### flow/config.mk
export PLATFORM = sky130hd
export DESIGN_NAME = CPU
export DESIGN_NICKNAME = CPU
export VERILOG_FILES = /design/flow/design.v
export SDC_FILE = /design/flow/constraint.sdc
export NUM_CORES = 4
export LEC_CHECK = 0
export CAP_MARGIN = 10
export CELL_PAD_IN_SITES_DETAIL_PLACEMENT = 0
export CELL_PAD_IN_SITES_GLOBAL_PLACEMENT = 0
export CORE_MARGIN = 2
export CORE_UTILIZATION = 70
export CTS_CLUSTER_SIZE = 25
export GPL_ROUTABILITY_DRIVEN = 0
export HOLD_SLACK_MARGIN = -0.1
export SLEW_MARGIN = 35
### flow/constraint.sdc
create_clock -name core_clock -period 6.17 [get_ports {clk}]
set_input_delay 1.2340 -clock core_clock [delete_from_list [all_inputs] [get_ports {clk}]]
set_output_delay 1.2340 -clock core_clock [all_outputs]
set_load 0.01 [all_outputs]
### flow/design.v
module ALU(A, B, op, zero, out);
	input signed[31:0] A, B;
	input[2:0] op;
	output zero;
	output[31:0] out;
	assign out = (op==3'b000) ? A + B:
			(op==3'b001) ? A - B:
			(op==3'b010) ? A & B:
			(op==3'b011) ? A | B:
			(op==3'b100) ? A ^ B:
			(op==3'b101) ? ((A < B)? 1 : 0) : 0;
	assign zero = ~|out;
endmodule
module adder32bit(A, B, out);
	input[31:0] A, B;
	output[31:0] out;
	assign out = A + B;
endmodule
module controller(op, func3, func7, regWrite, resultSrc, memWrite, jal, branch, jalr, ALUControl, ALUSrc, immSrc);
	input[6:0] op, func7;
	input[2:0] func3;
	output reg[2:0] ALUControl, immSrc;
	output reg[1:0] resultSrc;
	output reg memWrite, jal, branch, jalr, ALUSrc, regWrite;
	parameter[6:0] RTYPE = 7'b0110011, ITYPE = 7'b0010011, STYPE = 7'b0100011, JTYPE = 7'b1101111,
		 BTYPE = 7'b1100011, UTYPE = 7'b0110111, LWTYPE = 7'b0000011, JALRTYPE = 7'b1100111;
	parameter[9:0] ADD = 10'b0000000000, SUB = 10'b0100000000, AND = 10'b0000000111, OR = 10'b0000000110, SLT = 10'b0000000010;
	parameter[2:0] LW = 3'b010, ADDI = 3'b000, XORI = 3'b100, ORI = 3'b110, SLTI = 3'b010, JALR = 3'b000, 
			SW = 3'b010,
			BEQ = 3'b000, BNE = 3'b001, BLT = 3'b100, BGE = 3'b101; 
	always@(op, func3, func7)
	begin
		{regWrite, resultSrc, memWrite, jal, branch, jalr, ALUControl, ALUSrc, immSrc} = 14'b0;
		case(op)
			RTYPE:
			begin
				{regWrite, resultSrc, memWrite, jal, branch, jalr, ALUSrc} = 8'b1000_0000;
				case({func7, func3})
					ADD: ALUControl = 3'b000;
					SUB: ALUControl = 3'b001;
					AND: ALUControl = 3'b010;
					OR: ALUControl = 3'b011;
					SLT: ALUControl = 3'b101;
				endcase
			end
			ITYPE:
			begin
				{regWrite, resultSrc, memWrite, jal, branch, jalr, ALUSrc, immSrc} = 11'b1000_0001_000;
				case(func3)
					ADDI: ALUControl = 3'b000;
					XORI: ALUControl = 3'b100;
					ORI: ALUControl = 3'b011;
					SLTI: ALUControl = 3'b101;
				endcase
			end
			STYPE: {regWrite, memWrite, jal, branch, jalr, ALUControl, ALUSrc, immSrc} = 12'b0100_0000_1001;
			JTYPE: {regWrite, resultSrc, memWrite, jal, branch, jalr, immSrc} = 10'b1100_1000_10;
			BTYPE: 
			begin
				{regWrite, memWrite, jal, branch, jalr, ALUSrc, immSrc} = 9'b0001_0001_1;
				case(func3)
					BEQ:
					begin
						ALUControl <= 3'b001;
					end
					BNE:
					begin
						ALUControl <= 3'b001;
					end
					BLT:
					begin
						ALUControl <= 3'b101;
					end
					BGE:
					begin
						ALUControl <= 3'b101;
					end
				endcase
			end
			UTYPE: {regWrite, resultSrc, memWrite, jal, branch, jalr, immSrc} = 10'b1110_0001_00;
			LWTYPE: {regWrite, resultSrc, memWrite, jal, branch, jalr, ALUControl, ALUSrc, immSrc} = 14'b1010_0000_0010_00;
			JALRTYPE: {regWrite, resultSrc, memWrite, jal, branch, jalr, ALUControl, ALUSrc, immSrc} = 14'b1100_0010_0010_00;
		endcase
	end
endmodule
module decoder(jalr, jal, branch, zero, LSB, func3, PCSrc);
	input jalr, jal, branch, zero, LSB;
	input[2:0] func3;
	output reg[1:0] PCSrc;
	parameter[2:0] BEQ = 3'b000, BNE = 3'b001, BLT = 3'b100, BGE = 3'b101;
	always@(jalr, jal, branch, zero, LSB, func3)
	begin
		if(jal)
			PCSrc = 2'b01;
		else if(jalr)
			PCSrc = 2'b10;
		else if(branch)
		begin
			case(func3)
				BEQ: PCSrc = zero ? 2'b01 : 2'b00;
				BNE: PCSrc = zero ? 2'b00 : 2'b01;
				BLT: PCSrc = LSB ? 2'b01 : 2'b00;
				BGE: PCSrc = LSB ? 2'b00 : 2'b01;
				default: PCSrc = 2'b00;
			endcase
		end
		else
			PCSrc = 2'b00;
	end
endmodule
module FDReg(clk, en, clr, instRF, PCF, PCPlus4F, instRD, PCD, PCPlus4D);
	input clk, en, clr;
	input[31:0] instRF, PCF, PCPlus4F;
	output reg[31:0] instRD, PCD, PCPlus4D;
	always@(posedge clk)
	begin
		if(clr)
			{instRD, PCD, PCPlus4D} <= 96'b0;
		else if(~en) 
			{instRD, PCD, PCPlus4D} <= {instRF, PCF, PCPlus4F};
		else
			{instRD, PCD, PCPlus4D} <= {instRD, PCD, PCPlus4D};
	end
endmodule
module DEReg(clk, clr, regWriteD, resultSrcD, memWriteD, jalD, branchD, jalrD, ALUControlD, ALUSrcD,func3D ,RD1D, RD2D, PCD, RS1D, RS2D, RDD,
		immExtD, PCPlus4D, regWriteE, resultSrcE, memWriteE, jalE, branchE, jalrE, ALUControlE, ALUSrcE, func3E, RD1E, RD2E, PCE, RS1E,
		RS2E, RDE, immExtE, PCPlus4E);
	input clk, clr;
	input regWriteD;
	input[1:0] resultSrcD;
	input memWriteD, jalD, branchD, jalrD;
	input[2:0] ALUControlD;
	input ALUSrcD;
	input[2:0] func3D;
	input[31:0] RD1D, RD2D, PCD;
	input[4:0] RS1D, RS2D, RDD;
	input[31:0] immExtD, PCPlus4D;
	output reg regWriteE;
	output reg[1:0] resultSrcE;
	output reg memWriteE, jalE, branchE, jalrE;
	output reg[2:0] ALUControlE;
	output reg ALUSrcE;
	output reg[2:0] func3E;
	output reg[31:0] RD1E, RD2E, PCE;
	output reg[4:0] RS1E, RS2E, RDE;
	output reg[31:0] immExtE, PCPlus4E;
	always@(posedge clk)
	begin
		if(clr)
			{regWriteE, resultSrcE, memWriteE, jalE, branchE, jalrE, ALUControlE, ALUSrcE, func3E, RD1E, RD2E, PCE, RS1E, RS2E,
			RDE, immExtE, PCPlus4E} <= 0;
		else
			{regWriteE, resultSrcE, memWriteE, jalE, branchE, jalrE, ALUControlE, ALUSrcE, func3E, RD1E, RD2E, PCE, RS1E, RS2E, RDE,
			immExtE, PCPlus4E} <= {regWriteD, resultSrcD, memWriteD, jalD, branchD, jalrD, ALUControlD, ALUSrcD, func3D, RD1D, RD2D,
			PCD, RS1D, RS2D, RDD, immExtD, PCPlus4D};
	end
endmodule
module EMReg(clk, rst, regWriteE, resultSrcE, memWriteE, ALUResultE, writeDataE, RDE, immExtE, PCPlus4E, regWriteM, resultSrcM, memWriteM,
		ALUResultM, writeDataM, RDM, immExtM, PCPlus4M);
	input clk, rst;
	input regWriteE;
	input[1:0] resultSrcE;
	input memWriteE;
	input[31:0] ALUResultE, writeDataE;
	input[4:0] RDE;
	input[31:0] immExtE, PCPlus4E;
	output reg regWriteM;
	output reg[1:0] resultSrcM;
	output reg memWriteM;
	output reg[31:0] ALUResultM, writeDataM;
	output reg[4:0] RDM;
	output reg[31:0] immExtM, PCPlus4M;
	always@(posedge clk)
	begin
		if(rst)
			{regWriteM, resultSrcM, memWriteM} <= 0;
		else
		{regWriteM, resultSrcM, memWriteM, ALUResultM, writeDataM, RDM, immExtM, PCPlus4M} <= {regWriteE, resultSrcE, memWriteE,
		ALUResultE, writeDataE, RDE, immExtE, PCPlus4E};
	end
endmodule
module MWReg(clk, rst, regWriteM, resultSrcM, ALUResultM, readDataM, RDM, immExtM, PCPlus4M, regWriteW, resultSrcW, ALUResultW, readDataW, RDW,
		immExtW, PCPlus4W);
	input clk, rst;
	input regWriteM;
	input[1:0] resultSrcM;
	input[31:0] ALUResultM, readDataM;
	input[4:0] RDM;
	input[31:0] immExtM, PCPlus4M;
	output reg regWriteW;
	output reg[1:0] resultSrcW;
	output reg[31:0] ALUResultW, readDataW;
	output reg[4:0] RDW;
	output reg[31:0] immExtW, PCPlus4W;
	always@(posedge clk)
	begin
		if(rst)
			{regWriteW, resultSrcW} <= 0;
		else
		{regWriteW, resultSrcW, ALUResultW, readDataW, RDW, immExtW, PCPlus4W} <= {regWriteM, resultSrcM, ALUResultM, readDataM, RDM,
		immExtM, PCPlus4M};
	end
endmodule
module hazardUnit(RS1D, RS2D, RS1E, RS2E, RDE, PCSrcE, resultSrcE, RDM, regWriteM, RDW, regWriteW, resultSrcM, resultSrcW, stallF, stallD, flushD, flushE, forwardAE,
		forwardBE);
	input[4:0] RS1D, RS2D, RS1E, RS2E, RDE;
	input[1:0] PCSrcE, resultSrcE;
	input[4:0] RDM;
	input regWriteM;
	input[4:0] RDW;
	input regWriteW;
	input[1:0] resultSrcM, resultSrcW;
	output reg stallF, stallD, flushD, flushE;
	output reg[1:0] forwardAE, forwardBE;
	reg lwStall;
	always@(RS1D, RS2D, RS1E, RS2E, RDE, PCSrcE, resultSrcE, RDM, regWriteM, RDW, regWriteW, resultSrcM, resultSrcW)
	begin
		{stallF, stallD, flushD, flushE, forwardAE, forwardBE} = 0; 
		if(RS1E == RDM && resultSrcM==2'b11 && RS1E!=0)
			forwardAE = 2'b11;
		else if (((RS1E == RDM) && regWriteM) && RS1E!=0)
			forwardAE = 2'b10;
		else if ((RS1E == RDW && regWriteW && RS1E!=0) || (RS1E == RDW && resultSrcW==2'b11 && RS1E!=0))
			forwardAE = 2'b01;
		else
			forwardAE = 2'b00;
		if(RS2E == RDM && resultSrcM==2'b11 && RS2E!=0)
			forwardBE = 2'b11;
		else if (((RS2E == RDM) && regWriteM) && RS2E!=0)
			forwardBE = 2'b10;
		else if ((RS2E == RDW && regWriteW && RS2E!=0) || (RS2E == RDW && resultSrcW==2'b11 && RS2E!=0))
			forwardBE = 2'b01;
		else
			forwardBE = 2'b00;
		if(((RS1D == RDE) || (RS2D == RDE)) && (resultSrcE == 2'b01))
			lwStall = 1'b1;
		else
			lwStall = 1'b0;
		{stallF, stallD} = {lwStall, lwStall};
		if(PCSrcE != 2'b00)
			flushD = 1'b1;
		else
			flushD = 1'b0;
		if(PCSrcE != 2'b00 || lwStall == 1)
			flushE = 1'b1;
		else
			flushE = 1'b0;
	end
endmodule
module immExtend(in, immSrc, out);
	input[31:7] in;
	input[2:0] immSrc;
	output[31:0] out;
	assign out = (immSrc == 3'b000) ? {{20{in[31]}}, in[31:20]}:
		(immSrc == 3'b001) ? {{20{in[31]}}, in[31:25], in[11:7]}:
		(immSrc == 3'b010) ? {{12{in[31]}}, in[31], in[19:12], in[20], in[30:21], 1'b0}:
		(immSrc == 3'b011) ? {{19{in[31]}}, in[31], in[7], in[30:25], in[11:8], 1'b0}:
		(immSrc == 3'b100) ? {in[31:12], 12'b0}:
		32'b0;
endmodule
module mux2to1(i0, i1, sel, out);
	input[31:0] i0, i1;
	input sel;
	output[31:0] out;
	assign out = (sel==1'b0) ? i0:
			(sel==1'b1) ? i1 : 0;
endmodule
module mux3to1(i0, i1, i2, sel, out);
	input[31:0] i0, i1, i2;
	input[1:0] sel;
	output[31:0] out;
	assign out = (sel==2'b00) ? i0:
			(sel==2'b01) ? i1:
			(sel==2'b10) ? i2: 0;
endmodule
module mux4to1(i0, i1, i2, i3, sel, out);
	input[31:0] i0, i1, i2, i3;
	input[1:0] sel;
	output[31:0] out;
	assign out = (sel==2'b00) ? i0:
			(sel==2'b01) ? i1:
			(sel==2'b10) ? i2:
			(sel==2'b11) ? i3: 0;
endmodule
module reg32bit(in, clk, rst, en, out);
	input[31:0] in;
	input clk, rst, en;
	output reg[31:0] out;
	always@(posedge clk)
	begin
		if(rst)
			out <= 32'b0;
		else if(~en)
			out <= in;
		else
			out <= out;
	end
endmodule
module regFile(A1, A2, A3, WD, regWrite, clk, RD1, RD2);
	input[4:0] A1, A2, A3;
	input[31:0] WD;
	input regWrite, clk;
	output[31:0] RD1, RD2;
	reg[31:0] mem[0:31];
	assign RD1 = (A1 == 5'b0) ? 32'b0 : mem[A1];
	assign RD2 = (A2 == 5'b0) ? 32'b0 : mem[A2];
	always@(negedge clk) 
	begin
		if(regWrite && A3!=32'b0)
			mem[A3] <= WD;
		else
			mem[A3] <= mem[A3];
	end
endmodule
module dataPath(clk, rst, instRF, readDataM, PCFOut, ALUResultMOut, writeDataMOut, memWriteMOut, regWriteD, resultSrcD, memWriteD, jalD, branchD, jalrD, ALUControlD, ALUSrcD, immSrcD, stallF, stallD, flushD, 
		flushE, forwardAE, forwardBE, op, func3, func7, RS1DOut, RS2DOut, RS1EOut, RS2EOut, RDEOut, PCSrcEOut, resultSrcEOut,
		RDMOut, regWriteMOut, RDWOut, regWriteWOut, resultSrcMOut, resultSrcWOut);
	input clk, rst;
	input[31:0] instRF, readDataM;
	output[31:0] PCFOut, ALUResultMOut, writeDataMOut;
	output memWriteMOut;
	input regWriteD;
	input[1:0] resultSrcD;
	input memWriteD, jalD, branchD, jalrD;
	input[2:0] ALUControlD;
	input ALUSrcD;
	input[2:0] immSrcD;
	input stallF, stallD, flushD, flushE;
	input[1:0] forwardAE, forwardBE;
	output[6:0] op;
	output[2:0] func3;
	output[6:0] func7;
	output[4:0] RS1DOut, RS2DOut;
	output[4:0] RS1EOut, RS2EOut, RDEOut;
	output[1:0] PCSrcEOut, resultSrcEOut;
	output[4:0] RDMOut;
	output regWriteMOut;
	output[4:0] RDWOut;
	output regWriteWOut;
	output[1:0] resultSrcMOut, resultSrcWOut;
	wire[31:0] PCFNext, PCF, PCPlus4F;
	wire[31:0] instRD;
	wire[2:0] func3D; 
	wire[31:0] RD1D, RD2D, PCD;
	wire[4:0] RS1D, RS2D, RDD; 
	wire[31:0] immExtD, PCPlus4D;
	wire regWriteE;
	wire[1:0] resultSrcE;
	wire memWriteE, jalE, branchE, jalrE;
	wire[2:0] ALUControlE;
	wire ALUSrcE;
	wire[2:0] func3E;
	wire[31:0] RD1E, RD2E, PCE;
	wire[4:0] RS1E, RS2E, RDE;
	wire[31:0] immExtE, PCPlus4E;
	wire[31:0] srcAE, srcBE, writeDataE, ALUResultE, PCTargetE;
	wire zeroE;
	wire regWriteM;
	wire[1:0] resultSrcM;
	wire memWriteM;
	wire[31:0] ALUResultM, writeDataM;
	wire[4:0] RDM;
	wire[31:0] immExtM, PCPlus4M;
	wire regWriteW;
	wire[1:0] resultSrcW;
	wire[31:0] ALUResultW, readDataW;
	wire[4:0] RDW;
	wire[31:0] immExtW, PCPlus4W, resultW;
	wire[1:0] PCSrcE;
	mux3to1 PCMux(PCPlus4F, PCTargetE, ALUResultE, PCSrcE, PCFNext);
	reg32bit PCReg(PCFNext, clk, rst, stallF, PCF);
	adder32bit addWith4(PCF, 4, PCPlus4F);
	FDReg myFDReg(clk, stallD, flushD | rst, instRF, PCF, PCPlus4F, instRD, PCD, PCPlus4D);
	regFile myRegFile(instRD[19:15], instRD[24:20], RDW, resultW, regWriteW, clk, RD1D, RD2D);
	immExtend myImmExt(instRD[31:7], immSrcD, immExtD);
	DEReg myDEReg(clk, flushE | rst, regWriteD, resultSrcD, memWriteD, jalD, branchD, jalrD, ALUControlD, ALUSrcD, func3D, RD1D, RD2D, PCD, RS1D,
			RS2D, RDD, immExtD, PCPlus4D, regWriteE, resultSrcE, memWriteE, jalE, branchE, jalrE, ALUControlE, ALUSrcE, func3E,
			RD1E, RD2E, PCE, RS1E, RS2E, RDE, immExtE, PCPlus4E);
	mux4to1 forwardAMux(RD1E, resultW, ALUResultM, immExtM, forwardAE, srcAE);
	mux4to1 forwardBMux(RD2E, resultW, ALUResultM, immExtM,forwardBE, writeDataE);
	mux2to1 srcBEMux(writeDataE, immExtE, ALUSrcE, srcBE);
	adder32bit addWithImm(PCE, immExtE, PCTargetE);
	ALU myALU(srcAE, srcBE, ALUControlE, zeroE, ALUResultE);
	EMReg myEMReg(clk, rst, regWriteE, resultSrcE, memWriteE, ALUResultE, writeDataE, RDE, immExtE, PCPlus4E, regWriteM, resultSrcM, memWriteM,
		ALUResultM, writeDataM, RDM, immExtM, PCPlus4M);
	MWReg myMWReg(clk, rst, regWriteM, resultSrcM, ALUResultM, readDataM, RDM, immExtM, PCPlus4M, regWriteW, resultSrcW, ALUResultW, readDataW,
			RDW, immExtW, PCPlus4W);
	mux4to1 resultMux(ALUResultW, readDataW, PCPlus4W, immExtW, resultSrcW, resultW);
	decoder DCD(jalrE, jalE, branchE, zeroE, ALUResultE[0], func3E, PCSrcE);
	assign func3D = instRD[14:12];
	assign RS1D = instRD[19:15];
	assign RS2D = instRD[24:20];
	assign RDD = instRD[11:7];
	assign op = instRD[6:0];
	assign func3 = instRD[14:12];
	assign func7 = instRD[31:25];
	assign PCFOut = PCF;
	assign ALUResultMOut = ALUResultM;
	assign writeDataMOut = writeDataM;
	assign memWriteMOut = memWriteM;
	assign RS1DOut = RS1D;
	assign RS2DOut = RS2D;
	assign RS1EOut = RS1E;
	assign RS2EOut = RS2E;
	assign RDEOut = RDE;
	assign PCSrcEOut = PCSrcE;
	assign resultSrcEOut = resultSrcE;
	assign RDMOut = RDM;
	assign regWriteMOut = regWriteM;
	assign RDWOut = RDW;
	assign regWriteWOut = regWriteW;
	assign resultSrcMOut = resultSrcM;
	assign resultSrcWOut = resultSrcW;
endmodule
module CPU(clk, rst, imem_addr, imem_rdata, dmem_addr, dmem_wdata, dmem_we, dmem_rdata);
	input clk, rst;
	output[31:0] imem_addr;
	input[31:0] imem_rdata;
	output[31:0] dmem_addr, dmem_wdata;
	output dmem_we;
	input[31:0] dmem_rdata;
	wire[4:0] RS1D, RS2D, RS1E, RS2E, RDE;
	wire[1:0] PCSrcE, resultSrcE;
	wire[4:0] RDM;
	wire regWriteM;
	wire[4:0] RDW;
	wire regWriteW, stallF, stallD, flushD, flushE;
	wire[1:0] forwardAE, forwardBE;
	wire[1:0] resultSrcM, resultSrcW;
	wire[6:0] op;
	wire[2:0] func3;
	wire[6:0] func7;
	wire regWrite;
	wire[1:0] resultSrc;
	wire memWrite, jal, branch, jalr;
	wire[2:0] ALUControl;
	wire ALUSrc;
	wire[2:0] immSrc;
	hazardUnit HU(RS1D, RS2D, RS1E, RS2E, RDE, PCSrcE, resultSrcE, RDM, regWriteM, RDW, regWriteW, resultSrcM, resultSrcW, stallF,
			stallD, flushD, flushE, forwardAE, forwardBE);
	dataPath DP(clk, rst, imem_rdata, dmem_rdata, imem_addr, dmem_addr, dmem_wdata, dmem_we, regWrite, resultSrc, memWrite, jal, branch, jalr, ALUControl, ALUSrc, immSrc, stallF, stallD, flushD, 
		flushE, forwardAE, forwardBE, op, func3, func7, RS1D, RS2D, RS1E, RS2E, RDE, PCSrcE, resultSrcE,
		RDM, regWriteM, RDW, regWriteW, resultSrcM, resultSrcW);
	controller CU(op, func3, func7, regWrite, resultSrc, memWrite, jal, branch, jalr, ALUControl, ALUSrc, immSrc);
endmodule
### flow/run.sh
#!/bin/bash
# the make line also repeats each setting of config.mk as NAME=value (left out here)
make -C /OpenROAD-flow-scripts/flow DESIGN_CONFIG=/design/flow/config.mk WORK_HOME=/design/flow/orfs CLKGATE_MAP_FILE= finish
==> results of run 1 <==
==> routing by layer <==
| metal | track usage | GRT overflow |
|---|---|---|
| met5 | 0.280 | 1 |
| met4 | 0.620 | 10 |
| met3 | 0.490 | 0 |
| met2 | 0.868 | 6 |
| met1 | 0.728 | 0 |
==> timing repair <==
action,in CTS
setup buffers,49
cloned,22
setup endpoints to repair,313
gates resized,266
pin swaps,43
==> stage by stage <==
stage | total power, W | utilization | area [µm²] | hold WS, ns
after CTS | 0.0299 | 0.893 | 95800 | 0.403
after detailed placement | 0.0169 | 0.789 | 84700 | 0.390
after global placement | 0.0168 | 0.789 | 84600 | 0.386
after floorplan | 0.0152 | - | 77100 | 0.386
==> flow_metrics.py, run 1 <==
# Flow results
metrics = {
    "outcome": {
        "status": "did not finish",
        "haltStage": "global routing (5_1_grt)",
        "tool.error": "[ERROR GRT-0232] Routing congestion too high. Check the congestion heatmap in the GUI.",
    },
    "placement": {
        "numPortBuffers": 162,
        "placed_cells": 6867,
        "hpwl_um": 168000,
        "place_ws_ns": -1.20,
    },
    "yosys": {
        "ys_seq_elements": 1610,
        "synthDominantCellAreaShare": 0.509,
        "xor_area_frac": 0.0120,
        "yosys-stat-area_um2": 76000,
        "synthAoiAreaFrac": 0.0688,
        "yosys-stat-cells": 4971,
        "synthAdderAreaFrac": 0.0219,
        "synth-async-reset-ratio": 0,
        "logic_family": "multiplexers",
        "yosysWarnings": 9,
        "synth_area_um2": 76000,
        "yosys.cell_count.top_type": "edfxtp_1",
        "ys_sh_mux": 0.211,
        "largest_area_cell": "edfxtp_1",
        "ys_seq_frac": 0.594,
        "simple_gate_area_frac": 0.0671,
        "ys.flop_type": "edfxtp_1",
        "synthCells": 4971,
        "synth.distinct_cells": 92,
        "netlist_top_cells_count": "edfxtp_1 (1290), mux4_2 (673), nand2_1 (349)",
        "edf_count": 1290,
        "area_leaders": "edfxtp_1 (51%), mux4_2 (20%), dfxtp_1 (8.4%)",
        "synth_area_per_cell_um2": 15.3,
    },
    "floorplan": {
        "pin_count": 163,
        "die_h_um": 334,
        "die_width_um": 334,
        "coreArea_um2": 107000,
        "fp_util": 0.708,
        "core.rowCount": 120,
        "chipArea_um2": 111000,
    },
    "global_routing": {
        "overflow": 17,
        "grt_usage": 0.687,
    },
    "clock_tree": {
        "numCtsBuffers": 162,
        "cts_hold_buf": 0,
        "cts.htree.levels": 4,
        "clock-root-buffer": "clkbuf_16",
        "clockBufferDepth": 3,
        "cts_sinks": 1610,
    },
}
==> run 2, diff against run 1 <==
- CAP_MARGIN: 10 -> 20
- CORE_UTILIZATION: 70 -> 72
- CTS_CLUSTER_DIAMETER: not set -> 342
- CTS_CLUSTER_SIZE: 25 -> 57
- GPL_ROUTABILITY_DRIVEN: 0 -> 1
- HOLD_SLACK_MARGIN: -0.1 -> not set
- MAX_ROUTING_LAYER: not set -> met4
- PLACE_DENSITY_LB_ADDON: not set -> 0.0
- SETUP_SLACK_MARGIN: not set -> 2.04
- clock period: 6.17 -> 7.93 ns (I/O delays scaled with it)
==> run 2 against run 1 <==
The flow again stops in global routing (5_1_grt); area after synthesis unchanged; synthesized cell count unchanged; die size down 2.7%.
==> flow_metrics.py, run 2 <==
# Flow results
metrics = {
    "yosys": {
        "ys_seq_elements": 1610,
        "ys.flop_type": "edfxtp_1",
        "yosysWarnings": 9,
        "synthCells": 4971,
        "synth-async-reset-ratio": 0,
        "yosys.cell_count.top_type": "edfxtp_1",
        "area_leaders": "edfxtp_1 (51%), mux4_2 (20%), dfxtp_1 (8.4%)",
        "xor_area_frac": 0.0120,
        "synth.distinct_cells": 92,
        "synthAdderAreaFrac": 0.0219,
        "yosys-stat-cells": 4971,
        "yosys-stat-area_um2": 76000,
        "synthDominantCellAreaShare": 0.509,
        "largest_area_cell": "edfxtp_1",
        "netlist_top_cells_count": "edfxtp_1 (1290), mux4_2 (673), nand2_1 (349)",
        "edf_count": 1290,
        "synthAoiAreaFrac": 0.0688,
        "synth_area_um2": 76000,
        "ys_sh_mux": 0.211,
        "logic_family": "multiplexers",
        "simple_gate_area_frac": 0.0671,
        "ys_seq_frac": 0.594,
        "synth_area_per_cell_um2": 15.3,
    },
    "clock_tree": {
        "numCtsBuffers": 34,
        "clockBufferDepth": 3,
        "cts_sinks": 1610,
        "clock-root-buffer": "clkbuf_16",
        "cts_hold_buf": 0,
        "cts.htree.levels": 2,
    },
    "floorplan": {
        "coreArea_um2": 105000,
        "pin_count": 163,
        "fp_util": 0.724,
        "core.rowCount": 119,
        "die_h_um": 329,
        "chipArea_um2": 108000,
        "die_width_um": 329,
    },
    "outcome": {
        "haltStage": "global routing (5_1_grt)",
        "status": "did not finish",
        "tool.error": "[ERROR GRT-0232] Routing congestion too high. Check the congestion heatmap in the GUI.",
    },
    "placement": {
        "postPlaceCellArea_um2": 81400,
        "hpwl_um": 179000,
        "place_congestion": 1.03,
        "place_ws_ns": -0.0428,
        "placed_cells": 6464,
        "numPortBuffers": 162,
    },
    "global_routing": {
        "grt_usage": 0.683,
        "overflow": 8,
    },
}
==> run 2: routing by layer <==
layer,track usage,GRT overflow
met4,0.613,6
met5,-,-
met3,0.457,0
met1,0.709,0
met2,0.859,2
==> run 2: metrics by stage <==
stage | hold WS, ns | util
floorplan | 0.386 | -
CTS | 0.435 | 0.839
detailed placement | 0.391 | 0.776
global placement | 0.389 | 0.776
==> run 2: timing repair <==
| item | 4_1_cts |
|---|---|
| setup buffers | 52 |
| pin swaps | 34 |
| endpoints found under the setup margin | 1660 |
| gates cloned | 13 |
| resized | 233 |
==> run 3, diff against run 2 <==
- ABC_AREA: not set -> 0
- CELL_PAD_IN_SITES_DETAIL_PLACEMENT: 0 -> 2
- CELL_PAD_IN_SITES_GLOBAL_PLACEMENT: 0 -> 2
- CORE_UTILIZATION: 72 -> 45
- CTS_CLUSTER_DIAMETER: 342 -> not set
- CTS_CLUSTER_SIZE: 57 -> not set
- GPL_ROUTABILITY_DRIVEN: 1 -> not set
- GPL_TIMING_DRIVEN: not set -> 0
- HOLD_SLACK_MARGIN: not set -> 0.15
- MAX_ROUTING_LAYER: met4 -> met5
- MIN_ROUTING_LAYER: not set -> met2
- PLACE_DENSITY_LB_ADDON: 0.0 -> 0.12
- SETUP_SLACK_MARGIN: 2.04 -> not set
- SLEW_MARGIN: 35 -> 25
- TNS_END_PERCENT: not set -> 100
- clock period: 7.93 -> 14.1 ns (I/O delays scaled with it)
==> run 3 against run 2 <==
The flow again stops in global routing (5_1_grt); die size increased by 59%; area after synthesis is the same; synthesized cell count unchanged.
==> flow_metrics.py, run 3 <==
# Flow results
metrics = {
    "yosys": {
        "ys_seq_frac": 0.594,
        "synthAdderAreaFrac": 0.0219,
        "area_leaders": "edfxtp_1 (51%), mux4_2 (20%), dfxtp_1 (8.4%)",
        "edf_count": 1290,
        "synth_area_um2": 76000,
        "yosys-stat-area_um2": 76000,
        "yosysWarnings": 9,
        "ys_seq_elements": 1610,
        "largest_area_cell": "edfxtp_1",
        "synthDominantCellAreaShare": 0.509,
        "netlist_top_cells_count": "edfxtp_1 (1290), mux4_2 (673), nand2_1 (349)",
        "logic_family": "multiplexers",
        "yosys.cell_count.top_type": "edfxtp_1",
        "simple_gate_area_frac": 0.0671,
        "xor_area_frac": 0.0120,
        "synthAoiAreaFrac": 0.0688,
        "synthCells": 4971,
        "yosys-stat-cells": 4971,
        "ys.flop_type": "edfxtp_1",
        "ys_sh_mux": 0.211,
        "synth_area_per_cell_um2": 15.3,
        "synth.distinct_cells": 92,
        "synth-async-reset-ratio": 0,
    },
    "clock_tree": {
        "cts.htree.levels": 4,
        "cts_setup_buffers": 0,
        "numCtsBuffers": 182,
        "cts_hold_buf": 0,
        "post_cts_resized": 0,
        "cts_sinks": 1610,
        "clock-root-buffer": "clkbuf_16",
        "clockBufferDepth": 3,
    },
    "floorplan": {
        "chipArea_um2": 172000,
        "die_h_um": 415,
        "core.rowCount": 150,
        "fp_util": 0.454,
        "coreArea_um2": 167000,
        "pin_count": 163,
        "die_width_um": 415,
    },
    "placement": {
        "place_congestion": 1.03,
        "place_ws_ns": 2.13,
        "placed_cells": 7489,
        "hpwl_um": 249000,
        "numPortBuffers": 161,
    },
    "outcome": {
        "haltStage": "global routing (5_1_grt)",
        "tool.error": "[ERROR GRT-0116] Global routing finished with congestion. Check the congestion regions in the DRC Viewer.",
        "status": "did not finish",
    },
    "global_routing": {
        "overflow": 4,
        "grt_usage": 0.779,
    },
}
## run 3: metrics by stage
stage / area [µm²] / setup TNS (ns) / util
floorplan: 76200 / 0 / -
global placement: 80500 / -166.62 / 0.481
detailed placement: 82800 / 0 / 0.495
CTS: 92900 / 0 / 0.555
## run 3: metal layers
layer,global-route usage,overflow
met2,0.819,0
met3,0.866,4
met5,0.623,0
met4,0.580,0
met1,-,-
==> run 4, diff against run 3 <==
- ABC_AREA: 0 -> 1
- CELL_PAD_IN_SITES_DETAIL_PLACEMENT: 2 -> not set
- CELL_PAD_IN_SITES_GLOBAL_PLACEMENT: 2 -> not set
- CORE_MARGIN: 2 -> 5
- CORE_UTILIZATION: 45 -> 40
- MAX_ROUTING_LAYER: met5 -> met4
- TNS_END_PERCENT: 100 -> 95
==> run 4 against run 3 <==
The run again fails in global routing (5_1_grt); synthesized cell count up 81%; area after synthesis up 6.4%; die size is 23% higher.
==> flow_metrics.py, run 4 <==
# Flow results
metrics = {
    "clock_tree": {
        "cts_sinks": 1610,
        "cts_hold_buf": 0,
        "post_cts_resized": 0,
        "cts_setup_buffers": 0,
        "clockBufferDepth": 3,
        "clock-root-buffer": "clkbuf_16",
        "cts.htree.levels": 4,
        "numCtsBuffers": 185,
    },
    "floorplan": {
        "chipArea_um2": 211000,
        "die_width_um": 460,
        "pin_count": 163,
        "core.rowCount": 165,
        "coreArea_um2": 202000,
        "die_h_um": 460,
        "fp_util": 0.401,
    },
    "yosys": {
        "logic_family": "AND-OR/OR-AND gates",
        "synth-async-reset-ratio": 0,
        "yosys.cell_count.top_type": "nand2_1",
        "yosys-stat-area_um2": 80900,
        "ys.flop_type": "edfxtp_1",
        "yosys-stat-cells": 8979,
        "synthDominantCellAreaShare": 0.479,
        "ys_seq_elements": 1610,
        "synth.distinct_cells": 59,
        "synth_area_um2": 80900,
        "area_leaders": "edfxtp_1 (48%), o21ai_0 (8.2%), dfxtp_1 (7.9%)",
        "largest_area_cell": "edfxtp_1",
        "synthCells": 8979,
        "simple_gate_area_frac": 0.161,
        "synthAoiAreaFrac": 0.178,
        "xor_area_frac": 0.00715,
        "yosysWarnings": 9,
        "ys_sh_mux": 0,
        "netlist_top_cells_count": "nand2_1 (1515), o21ai_0 (1318), edfxtp_1 (1290)",
        "synthAdderAreaFrac": 0.0205,
        "synth_area_per_cell_um2": 9.01,
        "edf_count": 1290,
        "ys_seq_frac": 0.558,
    },
    "global_routing": {
        "overflow": 7453,
        "grt_usage": 0.938,
    },
    "outcome": {
        "haltStage": "global routing (5_1_grt)",
        "tool.error": "[ERROR GRT-0116] Global routing finished with congestion. Check the congestion regions in the DRC Viewer.",
        "status": "did not finish",
    },
    "placement": {
        "postPlaceCellArea_um2": 90800,
        "hpwl_um": 408000,
        "numPortBuffers": 161,
        "place_ws_ns": 3.67,
        "place_congestion": 1.40,
    },
}
[run 4: stage by stage]
stage	setup TNS, ns	std cells	utilization	total power, W
after floorplan	0	9010	-	0.00673
after detailed placement	0	12069	0.450	0.00798
after global placement	-207.12	11843	0.426	0.00788
after CTS	0	13436	0.502	0.0139
[run 4: per-layer routing]
layer  overflow  global-route usage
met5          -                   -
met4        356               0.708
met3       6455                1.11
met2        642               0.916
met1          -                   -
==> run 5, diff against run 4 <==
- ABC_AREA: 1 -> not set
- CORE_MARGIN: 5 -> 2
- CORE_UTILIZATION: 40 -> 70
- CTS_CLUSTER_SIZE: not set -> 58
- GPL_TIMING_DRIVEN: 0 -> not set
- HOLD_SLACK_MARGIN: 0.15 -> not set
- MAX_ROUTING_LAYER: met4 -> not set
- MIN_ROUTING_LAYER: met2 -> not set
- PLACE_DENSITY_LB_ADDON: 0.12 -> not set
- SLEW_MARGIN: 25 -> 20
- TNS_END_PERCENT: 95 -> not set
- clock period: 14.1 -> 6.87 ns (I/O delays scaled with it)
==> run 5 against run 4 <==
The flow again stops in global routing (5_1_grt); synthesized cell count fell by 45%; die size down 47%; area after synthesis decreased by 6.0%.
==> flow_metrics.py, run 5 <==
# Flow results
metrics = {
    "yosys": {
        "synth_area_um2": 76000,
        "ys_seq_frac": 0.594,
        "simple_gate_area_frac": 0.0671,
        "synthDominantCellAreaShare": 0.509,
        "edf_count": 1290,
        "synthAdderAreaFrac": 0.0219,
        "synth-async-reset-ratio": 0,
        "synthCells": 4971,
        "synth.distinct_cells": 92,
        "ys_sh_mux": 0.211,
        "xor_area_frac": 0.0120,
        "yosys-stat-area_um2": 76000,
        "synthAoiAreaFrac": 0.0688,
        "logic_family": "multiplexers",
        "ys.flop_type": "edfxtp_1",
        "netlist_top_cells_count": "edfxtp_1 (1290), mux4_2 (673), nand2_1 (349)",
        "yosys-stat-cells": 4971,
        "ys_seq_elements": 1610,
        "area_leaders": "edfxtp_1 (51%), mux4_2 (20%), dfxtp_1 (8.4%)",
        "largest_area_cell": "edfxtp_1",
        "synth_area_per_cell_um2": 15.3,
        "yosys.cell_count.top_type": "edfxtp_1",
        "yosysWarnings": 9,
    },
    "floorplan": {
        "die_width_um": 334,
        "pin_count": 163,
        "chipArea_um2": 111000,
        "coreArea_um2": 107000,
        "fp_util": 0.708,
        "die_h_um": 334,
        "core.rowCount": 120,
    },
    "placement": {
        "placed_cells": 6830,
        "numPortBuffers": 162,
        "place_congestion": 1.04,
        "hpwl_um": 167000,
    },
    "global_routing": {
        "grt_usage": 0.649,
        "overflow": 138,
    },
    "clock_tree": {
        "cts.htree.levels": 4,
        "cts_hold_buf": 0,
        "clock-root-buffer": "clkbuf_16",
        "clockBufferDepth": 3,
        "numCtsBuffers": 164,
        "cts_sinks": 1610,
    },
    "outcome": {
        "status": "did not finish",
        "tool.error": "[ERROR GRT-0116] Global routing finished with congestion. Check the congestion regions in the DRC Viewer.",
        "haltStage": "global routing (5_1_grt)",
    },
}
run 5: through the flow:
| stage | hold WS [ns] | power (W) | setup slack (ns) | area (µm²) | util |
|---|---|---|---|---|---|
| after global placement | 0.386 | 0.0151 | -0.705 | 83700 | 0.779 |
| after CTS | 0.404 | 0.0278 | -0.164 | 95500 | 0.890 |
| after floorplan | 0.386 | 0.0136 | -0.172 | 76200 | - |
| after detailed placement | 0.390 | 0.0151 | -0.793 | 83700 | 0.779 |
run 5: repair_timing:
action | CTS
setup buffers | 84
setup endpoints to repair | 313
pin swaps | 61
hold endpoints to repair | 0
cloned | 11
gates resized | 277
run 5: per-layer routing:
layer	GRT overflow	GRT usage
met1	2	0.701
met5	1	0.135
met4	62	0.572
met3	4	0.418
met2	69	0.859
==> run 6, diff against run 5 <==
- ABC_AREA: not set -> 1
- CELL_PAD_IN_SITES_GLOBAL_PLACEMENT: not set -> 3
- CORE_UTILIZATION: 70 -> 40
- CTS_CLUSTER_DIAMETER: not set -> 119
- CTS_CLUSTER_SIZE: 58 -> not set
- GPL_ROUTABILITY_DRIVEN: not set -> 1
- MIN_ROUTING_LAYER: not set -> met1
- PLACE_DENSITY: not set -> 0.4
- clock period: 6.87 -> 8.66 ns (I/O delays scaled with it)
==> run 6 against run 5 <==
Now clean on timing, DRC and antenna; synthesized cell count rose by 81%; area after synthesis up 6.4%; die size increased by 85%.
==> flow_metrics.py, run 6 <==
# Metrics from the implementation run
metrics = {
    "floorplan": {
        "die_width_um": 454,
        "chipArea_um2": 206000,
        "core.rowCount": 165,
        "fp_util": 0.401,
        "coreArea_um2": 201000,
        "die_h_um": 454,
        "pin_count": 163,
    },
    "sta": {
        "max_slew_margin": 0.124,
        "drv_slew": 0,
        "finClkSkew_ns": 0.0718,
        "finalCritPeriodShare": 0.928,
        "max_slew.worst_pin.slew_ns": 1.30,
        "whs_ns": 0.382,
        "fmax_ghz": 0.124,
        "finalSetupViolCount": 0,
        "hold_viol": 0,
        "fin_tns_setup_ns": 0,
        "period_needed_ns": 8.04,
        "rsz0062_at_grt": "no",
    },
    "power": {
        "seq_power_w": 0.00887,
        "power_frac_comb": 0.119,
        "p_sw_frac": 0.313,
        "p_leak_nw": 39.4,
        "ir_drop_mv": 0.175,
        "top_power_group": "the clock network",
        "p_clk_w": 0.00984,
        "clkPwrFrac": 0.463,
        "seqPwrFrac": 0.418,
        "p_per_area_nw_per_um2": 222,
        "power_w": 0.0212,
        "switching_power_w": 0.00664,
        "comb_power_w": 0.00253,
        "internal_power_w": 0.0146,
    },
    "detailed_routing": {
        "finalWirelength_um": 347000,
        "dr_total_vias": 72309,
        "wire_per_inst_um": 27.0,
        "drtIter0Drc": 8047,
        "dr.pass1.iters": 6,
        "viasPerCell": 5.63,
        "ant_nets": 0,
        "drc": 0,
    },
    "yosys": {
        "synthDominantCellAreaShare": 0.479,
        "ys_sh_mux": 0,
        "synthCells": 8979,
        "synthAdderAreaFrac": 0.0205,
        "ys.flop_type": "edfxtp_1",
        "synth_area_per_cell_um2": 9.01,
        "simple_gate_area_frac": 0.161,
        "yosys-stat-cells": 8979,
        "synth-async-reset-ratio": 0,
        "xor_area_frac": 0.00715,
        "area_leaders": "edfxtp_1 (48%), o21ai_0 (8.2%), dfxtp_1 (7.9%)",
        "ys_seq_frac": 0.558,
        "yosys.cell_count.top_type": "nand2_1",
        "yosys-stat-area_um2": 80900,
        "largest_area_cell": "edfxtp_1",
        "synth.distinct_cells": 59,
        "yosysWarnings": 9,
        "synthAoiAreaFrac": 0.178,
        "synth_area_um2": 80900,
        "ys_seq_elements": 1610,
        "edf_count": 1290,
        "netlist_top_cells_count": "nand2_1 (1515), o21ai_0 (1318), edfxtp_1 (1290)",
        "logic_family": "AND-OR/OR-AND gates",
    },
    "clock_tree": {
        "numCtsBuffers": 186,
        "cts_hold_buf": 0,
        "cts.htree.levels": 4,
        "cts_tree": "yes",
        "clock-root-buffer": "clkbuf_16",
        "path_clk_slew_ns": 0.06,
        "cts_setup_buffers": 0,
        "clockBufferDepth": 3,
        "cts_sinks": 1610,
        "post_cts_resized": 0,
        "insertion_delay_ns": 0.85,
    },
    "critical_path": {
        "r2r_slack_ns": 0.62,
        "start_kind": "flop",
        "crit_slowest_cell": "a2111oi_0",
        "path_depth": 36,
        "setup.worst_path.start": "DP.myEMReg.RDM[0]",
        "max_stage_delay_ns": 0.56,
        "worstSetupEndpointType": "flop",
        "crit_buf_inv": 6,
        "crit_family": "simple AND/OR/NAND/NOR gates",
        "crit_arrival_ns": 8.70,
        "cp_data_required_time_ns": 9.32,
        "r2r_start": "DP.myEMReg.RDM[0]",
        "r2r-end": "DP.myDEReg.RD1E[24]",
        "crit_fanout": 23,
        "timing.critical_path.mode_cell": "nand2_1",
        "reg2reg_depth": 36,
        "crit_type": "flop to flop",
        "worstSetupEndpoint": "DP.myDEReg.RD1E[24]",
    },
    "placement": {
        "hpwl_um": 222000,
        "postPlaceCellArea_um2": 85800,
        "place_congestion": 0.943,
        "numPortBuffers": 162,
    },
    "global_routing": {
        "grt_pass1_vias": 68861,
        "grt_pass1_wl_um": 488000,
        "grt_start_max_net_pins": 189,
        "grt_usage": 0.330,
        "overflow": 0,
        "antenna_found_initial": 18,
    },
    "flow_run": {
        "tool_warnings": 1124,
        "cap_violations": 0,
    },
    "min_path": {
        "whs_endpoint": "DP.myEMReg.regWriteM",
        "hold_path.startpoint": "DP.myDEReg.regWriteE",
        "hold_class": "flop to flop",
        "min_path_cells": 2,
    },
    "final_layout": {
        "layout.area.seq_um2": 45200,
        "fin_nets": 10211,
        "areaGrowthSynthToFinish_pct": 18.5,
        "comb_area_um2": 30100,
        "fillers": 19803,
        "final_cell_area_um2": 95900,
    },
    "outcome": {
        "status": "finished clean",
    },
}
==> run 6: stage by stage <==
step	setup WS [ns]	util	cells
after global routing	0.273	0.476	12839
after floorplan	0.731	-	9010
after global placement	0.731	0.426	11475
after CTS	0.785	0.476	12837
after detailed placement	0.824	0.426	11475
final	0.625	0.476	12846
==> run 6: cell type report <==
type	count	area share
Sequential cell	1610	0.471
Timing Repair Buffer	370	0.0364
Clock inverter	1144	0.0515
Antenna cell	9	0.000235
Multi-Input combinational cell	5849	0.314
Inverter	973	0.0385
Tap cell	2672	0.0349
Clock buffer	219	0.0533
==> run 6: per-layer routing <==
metal  routed length (µm)  global-route usage  up-vias
met4                10400               0.118        0
met3                27100              0.0643      451
li1                     -                   -    33071
met1               154000               0.468    35646
met5                    0                   0        -
met2               155000               0.500     3141
==> run 7, diff against run 6 <==
- ABC_AREA: 1 -> not set
- CELL_PAD_IN_SITES_DETAIL_PLACEMENT: not set -> 0
- CELL_PAD_IN_SITES_GLOBAL_PLACEMENT: 3 -> 0
- CORE_UTILIZATION: 40 -> 61
- CTS_CLUSTER_DIAMETER: 119 -> not set
- CTS_CLUSTER_SIZE: not set -> 25
- GPL_ROUTABILITY_DRIVEN: 1 -> 0
- MIN_ROUTING_LAYER: met1 -> not set
- PLACE_DENSITY: 0.4 -> not set
- SLEW_MARGIN: 20 -> 35
- clock period: 8.66 -> 6.17 ns (I/O delays scaled with it)
==> run 7 against run 6 <==
Now fails the layout checks on setup timing; power rose by 39%; critical path depth fell by 4; sequential share of layout area fell by 0.48 points; clock-buffer cell count fell by 31; combinational power rose by about 50%; area after synthesis fell by 6.0%; register-to-register slack got worse by 1.5 ns; setup slack got worse by 1.5 ns; core utilization rose by 31 points; wire length fell by 22%; maximum frequency rose by 14%; sequential power rose by about 40%; largest power group unchanged.
==> flow_metrics.py, run 7 <==
# Metrics from the implementation run
metrics = {
    "final_layout": {
        "fillers": 7206,
        "layout.area.seq_um2": 45200,
        "areaGrowthSynthToFinish_pct": 27.4,
        "fin_nets": 6929,
        "final_cells": 8508,
        "comb_area_um2": 31000,
    },
    "critical_path": {
        "setup.worst_path.start": "DP.myEMReg.RDM[4]",
        "worstSetupEndpoint": "DP.myDEReg.RD1E[2]",
        "crit_slowest_cell": "or4_1",
        "timing.critical_path.mode_cell": "buf_12",
        "crit_type": "flop to flop",
        "r2r-end": "DP.myDEReg.RD1E[2]",
        "r2r_slack_ns": -0.90,
        "crit_fanout": 11,
        "crit_family": "simple AND/OR/NAND/NOR gates",
        "cp_data_required_time_ns": 6.84,
        "r2r_start": "DP.myEMReg.RDM[4]",
        "start_kind": "flop",
        "crit_buf_inv": 7,
        "max_stage_delay_ns": 0.48,
        "crit_arrival_ns": 7.74,
        "reg2reg_depth": 32,
        "worstSetupEndpointType": "flop",
        "path_depth": 32,
    },
    "clock_tree": {
        "insertion_delay_ns": 0.83,
        "cts_tree": "yes",
        "cts.htree.levels": 4,
        "clockBufferDepth": 3,
        "numCtsBuffers": 167,
        "path_clk_slew_ns": 0.06,
        "clock-root-buffer": "clkbuf_16",
        "cts_sinks": 1610,
    },
    "yosys": {
        "synthAoiAreaFrac": 0.0688,
        "yosys-stat-cells": 4971,
        "xor_area_frac": 0.0120,
        "ys.flop_type": "edfxtp_1",
        "synth-async-reset-ratio": 0,
        "ys_seq_elements": 1610,
        "synthAdderAreaFrac": 0.0219,
        "synth.distinct_cells": 92,
        "yosys.cell_count.top_type": "edfxtp_1",
        "ys_sh_mux": 0.211,
        "synthDominantCellAreaShare": 0.509,
        "yosys-stat-area_um2": 76000,
        "synth_area_per_cell_um2": 15.3,
        "ys_seq_frac": 0.594,
        "edf_count": 1290,
        "yosysWarnings": 9,
        "area_leaders": "edfxtp_1 (51%), mux4_2 (20%), dfxtp_1 (8.4%)",
        "synthCells": 4971,
        "logic_family": "multiplexers",
        "synth_area_um2": 76000,
        "simple_gate_area_frac": 0.0671,
        "netlist_top_cells_count": "edfxtp_1 (1290), mux4_2 (673), nand2_1 (349)",
        "largest_area_cell": "edfxtp_1",
    },
    "placement": {
        "numPortBuffers": 162,
        "place_ws_ns": -1.26,
        "hpwl_um": 168000,
        "placed_cells": 7098,
    },
    "power": {
        "switching_power_w": 0.00887,
        "ir_drop_mv": 0.413,
        "power_w": 0.0296,
        "top_power_group": "the clock network",
        "internal_power_w": 0.0208,
        "clkPwrFrac": 0.453,
        "power_frac_comb": 0.128,
        "comb_power_w": 0.00379,
        "p_per_area_nw_per_um2": 306,
        "p_sw_frac": 0.299,
        "seq_power_w": 0.0124,
        "p_leak_nw": 38.0,
        "p_clk_w": 0.0134,
        "seqPwrFrac": 0.419,
    },
    "floorplan": {
        "core.rowCount": 129,
        "chipArea_um2": 127000,
        "die_h_um": 357,
        "coreArea_um2": 124000,
        "fp_util": 0.615,
        "pin_count": 163,
        "die_width_um": 357,
    },
    "detailed_routing": {
        "dr_total_vias": 56638,
        "met1_length_um": 96600,
        "route.met2.wl_um": 118000,
        "dr.max_layer_used": "met5",
        "drtIter0Drc": 9369,
        "ant_nets": 0,
        "viasPerCell": 6.66,
        "wire_per_inst_um": 31.6,
        "finalWirelength_um": 269000,
        "wl_met3_um": 38700,
        "drc": 0,
        "dr.pass1.iters": 14,
    },
    "min_path": {
        "hold_path.startpoint": "DP.myDEReg.PCPlus4E[9]",
        "whs_endpoint": "DP.myEMReg.PCPlus4M[9]",
        "hold_class": "flop to flop",
        "min_path_cells": 0,
    },
    "global_routing": {
        "overflow": 0,
        "grt_pass1_wl_um": 381000,
        "antenna_found_initial": 17,
        "grt_pass1_vias": 57566,
        "grt_usage": 0.423,
        "grt_start_max_net_pins": 162,
    },
    "sta": {
        "max_slew_margin": 0.352,
        "period_needed_ns": 7.07,
        "finalSetupViolCount": 313,
        "hold_viol": 0,
        "drv_slew": 0,
        "whs_ns": 0.403,
        "rsz0062_at_grt": "yes",
        "finClkSkew_ns": 0.0573,
        "setup_ws_ns": -0.903,
        "finalCritPeriodShare": 1.15,
        "fmax_ghz": 0.141,
        "max_slew.worst_pin.slew_ns": 0.944,
    },
    "outcome": {
        "so_faults": "setup timing",
        "status": "finished with violations",
    },
    "flow_run": {
        "cap_violations": 0,
        "tool_warnings": 1105,
    },
}
[run 7: area by class of cell]
class,instances,share of cell area
clock buffer,188,0.0455
tap,1637,0.0211
inverter,152,0.00597
multi-input combinational,2895,0.320
timing repair buffer,882,0.0879
sequential,1610,0.466
clock inverter,1137,0.0524
antenna,7,0.000181
[run 7: per-stage QoR]
step | utilization | TNS (ns) | cell area [µm²]
floorplan | - | -125.54 | 77100
global placement | 0.689 | -329.92 | 85100
detailed placement | 0.689 | -344.29 | 85200
CTS | 0.778 | -162.82 | 96200
global route | 0.783 | -359.46 | 96900
finish | 0.784 | -251.66 | 96900
[run 7: layer usage]
layer / track usage / vias to the layer above
met1: 0.579 / 28000
met4: 0.239 / 18
met5: 0 / -
li1: - / 23250
met2: 0.599 / 4593
met3: 0.144 / 777
[run 7: timing repair]
item                                    4_1_cts  5_1_grt
resized                                     184      119
buffers inserted                             41       17
hold buffers                                  0        0
cloned                                       20        2
endpoints found under the setup margin      313      313
pin swaps                                    46       34
==> run 8, diff against run 7 <==
- CAP_MARGIN: 20 -> 40
- CELL_PAD_IN_SITES_DETAIL_PLACEMENT: 0 -> 2
- CELL_PAD_IN_SITES_GLOBAL_PLACEMENT: 0 -> 2
- CORE_ASPECT_RATIO: not set -> 1.89
- CORE_UTILIZATION: 61 -> 43
- CTS_CLUSTER_DIAMETER: not set -> 213
- GPL_TIMING_DRIVEN: not set -> 0
- MAX_ROUTING_LAYER: not set -> met4
- MIN_ROUTING_LAYER: not set -> met2
- PLACE_DENSITY_LB_ADDON: not set -> 0.03
- SETUP_SLACK_MARGIN: not set -> 1.1
- SLEW_MARGIN: 35 -> 5
- TNS_END_PERCENT: not set -> 15
- clock period: 6.17 -> 7.93 ns (I/O delays scaled with it)
==> run 8 against run 7 <==
The flow now stops in global routing (5_1_grt); area after synthesis stayed put; synthesized cell count unchanged; die size grew 41%.
==> flow_metrics.py, run 8 <==
# Flow results
metrics = {
    "outcome": {
        "status": "did not finish",
        "haltStage": "global routing (5_1_grt)",
        "tool.error": "[ERROR GRT-0116] Global routing finished with congestion. Check the congestion regions in the DRC Viewer.",
    },
    "clock_tree": {
        "cts_sinks": 1610,
        "numCtsBuffers": 74,
        "clock-root-buffer": "clkbuf_16",
        "clockBufferDepth": 3,
        "cts.htree.levels": 3,
    },
    "placement": {
        "numPortBuffers": 161,
        "hpwl_um": 269000,
        "place_ws_ns": -2.72,
    },
    "yosys": {
        "synth_area_um2": 76000,
        "ys_seq_elements": 1610,
        "simple_gate_area_frac": 0.0671,
        "xor_area_frac": 0.0120,
        "synthCells": 4971,
        "logic_family": "multiplexers",
        "yosysWarnings": 9,
        "synthAdderAreaFrac": 0.0219,
        "largest_area_cell": "edfxtp_1",
        "edf_count": 1290,
        "ys.flop_type": "edfxtp_1",
        "netlist_top_cells_count": "edfxtp_1 (1290), mux4_2 (673), nand2_1 (349)",
        "yosys-stat-cells": 4971,
        "yosys-stat-area_um2": 76000,
        "synth.distinct_cells": 92,
        "synthDominantCellAreaShare": 0.509,
        "ys_sh_mux": 0.211,
        "synth-async-reset-ratio": 0,
        "ys_seq_frac": 0.594,
        "synthAoiAreaFrac": 0.0688,
        "area_leaders": "edfxtp_1 (51%), mux4_2 (20%), dfxtp_1 (8.4%)",
        "synth_area_per_cell_um2": 15.3,
        "yosys.cell_count.top_type": "edfxtp_1",
    },
    "floorplan": {
        "die_width_um": 310,
        "die_h_um": 582,
        "pin_count": 163,
        "chipArea_um2": 180000,
        "coreArea_um2": 176000,
        "core.rowCount": 212,
        "fp_util": 0.432,
    },
    "global_routing": {
        "grt_usage": 0.763,
        "overflow": 23,
    },
}
==> run 8: layer usage <==
layer  global-route usage  overflow
met4                0.619         5
met5                    -         -
met1                    -         -
met3                0.777        18
met2                0.819         0
==> run 8: through the flow <==
step	total power [W]	area (µm²)	hold slack (ns)	TNS, ns	std cells
after CTS	0.0204	93200	0.413	0	9016
after global placement	0.0131	80700	0.388	-3755.39	7517
after detailed placement	0.0133	84700	0.390	-718.46	7787
after floorplan	0.0118	76200	0.386	0	5002
==> run 8: what timing repair did <==
action / in CTS
buffers inserted: 70
hold endpoints to repair: 0
pin swaps: 44
endpoints found under the setup margin: 872
gates resized: 358
hold buffers: 0
gates cloned: 29
==> run 9, diff against run 8 <==
- CAP_MARGIN: 40 -> 20
- CELL_PAD_IN_SITES_DETAIL_PLACEMENT: 2 -> not set
- CELL_PAD_IN_SITES_GLOBAL_PLACEMENT: 2 -> not set
- CORE_ASPECT_RATIO: 1.89 -> not set
- CORE_UTILIZATION: 43 -> 40
- CTS_CLUSTER_DIAMETER: 213 -> not set
- CTS_CLUSTER_SIZE: 25 -> not set
- GPL_ROUTABILITY_DRIVEN: 0 -> not set
- GPL_TIMING_DRIVEN: 0 -> not set
- MAX_ROUTING_LAYER: met4 -> not set
- MIN_ROUTING_LAYER: met2 -> not set
- PLACE_DENSITY_LB_ADDON: 0.03 -> not set
- SETUP_SLACK_MARGIN: 1.1 -> not set
- SLEW_MARGIN: 5 -> 20
- TNS_END_PERCENT: 15 -> not set
- clock period: 7.93 -> 16.8 ns (I/O delays scaled with it)
==> run 9 against run 8 <==
The run now finishes clean; synthesized cell count is the same; die size increased by 7.3%; area after synthesis stayed put.
==> flow_metrics.py, run 9 <==
# Metrics from the implementation run
metrics = {
    "critical_path": {
        "crit_slowest_cell": "nor2_4",
        "crit_chain": "nand2b_1 > or3_1 > nor2_4 > buf_4",
        "worstSetupEndpoint": "DP.myRegFile.mem[2][22]",
        "setup.worst_path.start": "DP.myMWReg.RDW[0]",
        "reg2reg_depth": 4,
        "worstSetupEndpointType": "flop",
        "r2r-end": "DP.myRegFile.mem[2][22]",
        "r2r_slack_ns": 5.32,
        "path_depth": 4,
        "crit_family": "simple AND/OR/NAND/NOR gates",
        "cp_data_required_time_ns": 8.81,
        "crit_fanout": 20,
        "start_kind": "flop",
        "r2r_start": "DP.myMWReg.RDW[0]",
        "crit_buf_inv": 1,
        "max_stage_delay_ns": 0.63,
        "crit_type": "flop to flop",
        "crit_arrival_ns": 3.48,
    },
    "detailed_routing": {
        "drc": 0,
        "finalWirelength_um": 261000,
        "dr_total_vias": 52476,
        "wire_per_inst_um": 29.6,
        "drtIter0Drc": 6633,
        "ant_nets": 0,
        "dr.pass1.iters": 9,
        "viasPerCell": 5.96,
    },
    "sta": {
        "finClkSkew_ns": 0.0599,
        "max_slew.worst_pin.slew_ns": 1.18,
        "fin_tns_setup_ns": 0,
        "hold_viol": 0,
        "max_slew_margin": 0.201,
        "drv_slew": 0,
        "rsz0062_at_grt": "no",
        "finalSetupViolCount": 0,
    },
    "yosys": {
        "ys_seq_elements": 1610,
        "logic_family": "multiplexers",
        "largest_area_cell": "edfxtp_1",
        "synthAdderAreaFrac": 0.0219,
        "edf_count": 1290,
        "ys_sh_mux": 0.211,
        "synth_area_um2": 76000,
        "synth-async-reset-ratio": 0,
        "synth_area_per_cell_um2": 15.3,
        "area_leaders": "edfxtp_1 (51%), mux4_2 (20%), dfxtp_1 (8.4%)",
        "xor_area_frac": 0.0120,
        "ys_seq_frac": 0.594,
        "yosys.cell_count.top_type": "edfxtp_1",
        "ys.flop_type": "edfxtp_1",
        "synthCells": 4971,
        "yosys-stat-area_um2": 76000,
        "synth.distinct_cells": 92,
        "yosysWarnings": 9,
        "netlist_top_cells_count": "edfxtp_1 (1290), mux4_2 (673), nand2_1 (349)",
        "simple_gate_area_frac": 0.0671,
        "synthAoiAreaFrac": 0.0688,
        "yosys-stat-cells": 4971,
        "synthDominantCellAreaShare": 0.509,
    },
    "placement": {
        "hpwl_um": 171000,
        "postPlaceCellArea_um2": 80800,
        "numPortBuffers": 162,
        "place_congestion": 0.975,
    },
    "power": {
        "switching_power_w": 0.00308,
        "ir_drop_mv": 0.123,
        "comb_power_w": 0.00102,
        "p_leak_nw": 34.4,
        "internal_power_w": 0.00753,
        "power_frac_comb": 0.096,
        "power_w": 0.0106,
        "top_power_group": "the clock network",
        "seqPwrFrac": 0.432,
        "clkPwrFrac": 0.472,
        "p_sw_frac": 0.290,
        "p_clk_w": 0.00500,
        "seq_power_w": 0.00459,
        "p_per_area_nw_per_um2": 117,
    },
    "global_routing": {
        "grt_pass1_vias": 52651,
        "grt_start_max_net_pins": 161,
        "grt_pass1_wl_um": 369000,
        "grt_usage": 0.268,
        "overflow": 0,
        "antenna_found_initial": 9,
    },
    "floorplan": {
        "die_h_um": 440,
        "die_width_um": 440,
        "chipArea_um2": 194000,
        "core.rowCount": 160,
        "pin_count": 163,
        "coreArea_um2": 190000,
        "fp_util": 0.401,
    },
    "outcome": {
        "status": "finished clean",
    },
    "clock_tree": {
        "path_clk_slew_ns": 0.06,
        "numCtsBuffers": 176,
        "post_cts_resized": 0,
        "clock-root-buffer": "clkbuf_16",
        "cts_sinks": 1610,
        "cts_setup_buffers": 0,
        "cts_tree": "yes",
        "clockBufferDepth": 3,
        "insertion_delay_ns": 0.83,
        "cts_hold_buf": 0,
        "cts.htree.levels": 4,
    },
    "min_path": {
        "hold_class": "flop to flop",
        "min_path_cells": 0,
        "hold_path.startpoint": "DP.myDEReg.PCPlus4E[29]",
        "whs_endpoint": "DP.myEMReg.PCPlus4M[29]",
    },
    "flow_run": {
        "cap_violations": 0,
        "tool_warnings": 1095,
    },
    "final_layout": {
        "final_cell_area_um2": 90700,
        "areaGrowthSynthToFinish_pct": 19.3,
        "fin_nets": 6329,
    },
}
## run 9: area by class of cell
type / instances / area, µm²
clock buffer: 226 / 4960
antenna: 10 / 25.0
sequential: 1610 / 45200
fill: 16375 / 98900
clock inverter: 1127 / 4900
inverter: 152 / 578
timing repair buffer: 281 / 2550
multi-input combinational: 2887 / 29400
tap: 2511 / 3140
## run 9: per-layer routing
layer	up-vias	part of all wire	track usage
met3	407	0.094	0.0636
met2	2912	0.46	0.409
li1	22043	-	-
met1	27114	0.40	0.366
met5	-	0	0.00174
met4	0	0.038	0.114
## run 9: stage by stage
step,util,hold slack (ns),std cells,setup WS (ns)
floorplan,-,0.386,5002,4.48
detailed placement,0.426,0.389,7442,5.41
global placement,0.426,0.387,7442,5.48
global route,0.478,0.393,8796,5.25
CTS,0.478,0.388,8794,5.33
finish,0.479,0.385,8804,5.32
==> run 10, diff against run 9 <==
- CAP_MARGIN: 20 -> 10
- CORE_UTILIZATION: 40 -> 70
- CTS_CLUSTER_SIZE: not set -> 58
- clock period: 16.8 -> 5.42 ns (I/O delays scaled with it)
==> run 10 against run 9 <==
The run now fails in global routing (5_1_grt); die size fell by 43%; area after synthesis did not move; synthesized cell count did not move.
==> flow_metrics.py, run 10 <==
# Flow results
metrics = {
    "outcome": {
        "status": "did not finish",
        "haltStage": "global routing (5_1_grt)",
        "tool.error": "[ERROR GRT-0116] Global routing finished with congestion. Check the congestion regions in the DRC Viewer.",
    },
    "placement": {
        "hpwl_um": 174000,
        "placed_cells": 6961,
        "numPortBuffers": 162,
        "postPlaceCellArea_um2": 85500,
        "place_congestion": 1.08,
    },
    "global_routing": {
        "grt_usage": 0.667,
        "overflow": 2,
    },
    "yosys": {
        "netlist_top_cells_count": "edfxtp_1 (1290), mux4_2 (673), nand2_1 (349)",
        "ys_seq_frac": 0.594,
        "area_leaders": "edfxtp_1 (51%), mux4_2 (20%), dfxtp_1 (8.4%)",
        "synthCells": 4971,
        "synthDominantCellAreaShare": 0.509,
        "synth-async-reset-ratio": 0,
        "synth_area_per_cell_um2": 15.3,
        "synthAdderAreaFrac": 0.0219,
        "ys_seq_elements": 1610,
        "edf_count": 1290,
        "synthAoiAreaFrac": 0.0688,
        "yosysWarnings": 9,
        "simple_gate_area_frac": 0.0671,
        "largest_area_cell": "edfxtp_1",
        "ys.flop_type": "edfxtp_1",
        "ys_sh_mux": 0.211,
        "synth_area_um2": 76000,
        "yosys-stat-area_um2": 76000,
        "xor_area_frac": 0.0120,
        "logic_family": "multiplexers",
        "yosys.cell_count.top_type": "edfxtp_1",
        "synth.distinct_cells": 92,
        "yosys-stat-cells": 4971,
    },
    "clock_tree": {
        "cts_sinks": 1610,
        "numCtsBuffers": 162,
        "clock-root-buffer": "clkbuf_16",
        "cts_hold_buf": 0,
        "clockBufferDepth": 3,
        "cts.htree.levels": 4,
    },
    "floorplan": {
        "coreArea_um2": 107000,
        "pin_count": 163,
        "die_width_um": 334,
        "chipArea_um2": 111000,
        "fp_util": 0.708,
        "core.rowCount": 120,
        "die_h_um": 334,
    },
}
==> run 10: routing by layer <==
layer  GRT usage  overflow
met3       0.456         0
met1       0.693         0
met2       0.875         1
met5       0.184         0
met4       0.613         1
==> run 10: stage by stage <==
step,setup slack [ns],util,hold slack (ns)
after CTS,-1.71,0.891,0.403
after global placement,-1.94,0.797,0.386
after floorplan,-1.10,-,0.386
after detailed placement,-2.03,0.797,0.389
==> run 10: timing repair <==
item | CTS
gates cloned | 6
endpoints found under the setup margin | 336
setup buffers | 28
pin swaps | 41
gates resized | 127
Power and IR drop assume default switching activity.
